v17:
// aib_rx_bert
module aib_rx_bert #(
parameter [0:0] BERT_BUF_MODE_EN = 1   
)
(
input         clk,               
input         rstn,              
input [  3:0] rx_rst_pulse,      
input [  3:0] rx_start_pulse,    
input [  3:0] seed_in_en,        
input [  5:0] chk3_lane_sel_ff,  
input [  5:0] chk2_lane_sel_ff,  
input [  5:0] chk1_lane_sel_ff,  
input [  5:0] chk0_lane_sel_ff,  
input [  2:0] chk3_ptrn_sel_ff,  
input [  2:0] chk2_ptrn_sel_ff,  
input [  2:0] chk1_ptrn_sel_ff,  
input [  2:0] chk0_ptrn_sel_ff,  
input [319:0] rx_bert_data_i,    
input         sdr_mode,          
input   [1:0] r_fifo_mode,       
input         m_gen2_mode,       
output reg [ 48:0] rbert_bit_cnt_ff,  
output     [ 15:0] biterr_cnt_chk3,   
output     [ 15:0] biterr_cnt_chk2,   
output     [ 15:0] biterr_cnt_chk1,   
output     [ 15:0] biterr_cnt_chk0,   
output     [127:0] rx_bert3_data,     
output     [127:0] rx_bert2_data,     
output     [127:0] rx_bert1_data,     
output     [127:0] rx_bert0_data,     
output     [  3:0] rbert_running_ff   
);
Size: ~7500 cells after synthesis, about 1200 flip-flops, roughly 1000 I/O pins, roughly 78000 um^2 of cells after synthesis.
Settings: LEC_CHECK=0, ABC_AREA=0, CAP_MARGIN=25, CELL_PAD_IN_SITES_DETAIL_PLACEMENT=0, CELL_PAD_IN_SITES_GLOBAL_PLACEMENT=3, CORE_MARGIN=4, CORE_UTILIZATION=38, CTS_CLUSTER_SIZE=50, GPL_ROUTABILITY_DRIVEN=0, GPL_TIMING_DRIVEN=1, HOLD_SLACK_MARGIN=0.28, MAX_ROUTING_LAYER=met4, MIN_ROUTING_LAYER=met1, PLACE_DENSITY_LB_ADDON=0.22, SETUP_SLACK_MARGIN=0.05, SLEW_MARGIN=40, TNS_END_PERCENT=55; clock period 10.8 ns.
run.sh (not shown) runs the stock make flow with config.mk's settings and CLKGATE_MAP_FILE=.
The following lists how v32 was set up differently from v17:
==> flow/config.mk <==
export PLATFORM = sky130hd
export DESIGN_NAME = aib_rx_bert
export DESIGN_NICKNAME = aib_rx_bert
export VERILOG_FILES = /design/flow/design.v
export SDC_FILE = /design/flow/constraint.sdc
export NUM_CORES = 4
export LEC_CHECK = 0
export CAP_MARGIN = 20
export CELL_PAD_IN_SITES_DETAIL_PLACEMENT = 0
export CELL_PAD_IN_SITES_GLOBAL_PLACEMENT = 0
export CORE_MARGIN = 8
export CORE_UTILIZATION = 70
export CTS_CLUSTER_SIZE = 15
export GPL_ROUTABILITY_DRIVEN = 1
export HOLD_SLACK_MARGIN = -0.0
export MAX_ROUTING_LAYER = met5
export PLACE_DENSITY_LB_ADDON = 0.22
export SETUP_SLACK_MARGIN = 1.41
export SLEW_MARGIN = 40
==> flow/constraint.sdc <==
create_clock -name core_clock -period 9.21 [get_ports {clk}]
set_input_delay 1.8420 -clock core_clock [delete_from_list [all_inputs] [get_ports {clk}]]
set_output_delay 1.8420 -clock core_clock [all_outputs]
set_load 0.01 [all_outputs]
==> results <==
Compared with v17, v32 instantiates a smaller number of standard cells. Between v17 and v32, the signed area change from the synthesized netlist to the final layout is lower for v32. Total wire length after detailed routing in v32 is about 2.7% higher than in v17. v32 ended up with met5 as its uppermost metal layer occupied by signal nets; v17 ended up with met4.
Edits applied to the flow inputs when going from v32 to v3:
==> flow/config.mk <==
export PLATFORM = sky130hd
export DESIGN_NAME = aib_rx_bert
export DESIGN_NICKNAME = aib_rx_bert
export VERILOG_FILES = /design/flow/design.v
export SDC_FILE = /design/flow/constraint.sdc
export NUM_CORES = 4
export LEC_CHECK = 0
export CAP_MARGIN = 20
export CORE_MARGIN = 2
export CORE_UTILIZATION = 72
export CTS_CLUSTER_SIZE = 96
export PLACE_DENSITY = 0.43
export SETUP_SLACK_MARGIN = -0.84
export SLEW_MARGIN = 20
==> flow/constraint.sdc <==
create_clock -name core_clock -period 9.35 [get_ports {clk}]
set_input_delay 1.8700 -clock core_clock [delete_from_list [all_inputs] [get_ports {clk}]]
set_output_delay 1.8700 -clock core_clock [all_outputs]
set_load 0.01 [all_outputs]
Notes after the runs:
- v3 never completed; the flow aborted with a tool error in 5_1_grt.
- When the final numbers for v32 and v3 were put side by side, the setup slack after placement turned out to be greater in v32.
- Die area, v3 vs v32: down by a little under 10%
- On number of resized instances in the post-cts repair step: between v32 and v3, it ends up higher for v32.
- [v3] routability-driven placement congestion ratio fell 0.62% relative to v32
- Looking only at number of cell rows, and setting everything else aside, the lower value of v32 and v3 goes to v3.
The following lists how v12 was set up differently from v3:
-- flow/config.mk --
<<< v3, line 9
export CORE_MARGIN = 2
export CORE_UTILIZATION = 72
export CTS_CLUSTER_SIZE = 96
export PLACE_DENSITY = 0.43
export SETUP_SLACK_MARGIN = -0.84
export SLEW_MARGIN = 20
>>> v12, line 9
export CORE_MARGIN = 2
export CORE_UTILIZATION = 56
export CTS_CLUSTER_SIZE = 97
export SLEW_MARGIN = 20
==> flow/constraint.sdc <==
create_clock -name core_clock -period 4.79 [get_ports {clk}]
set_input_delay 0.9580 -clock core_clock [delete_from_list [all_inputs] [get_ports {clk}]]
set_output_delay 0.9580 -clock core_clock [all_outputs]
set_load 0.01 [all_outputs]
==> comparison <==
v12 and v3: no clean run. Changes observed in v12 relative to v3: placed instance count now larger, number of cells upsized or downsized after cts went up. Area inside the core boundary went up by more than a quarter going from v3 to v12. Lower final RePlAce weighted congestion among v12 and v3: v12. Diff v3 -> v12: cell area after placement +4.0%; placed wire-length estimate after detailed placement shrank by 0.90%; pre-CTS setup slack went down by 2330 ps; level count of the clock H-tree moved up; fraction of the mapped netlist area in simple logic gates now sits at about the same level. Diff v3 -> v12 | buffer count from post-CTS setup fixing | increase of 32. Die size, v12 vs v3: up by more than a quarter.
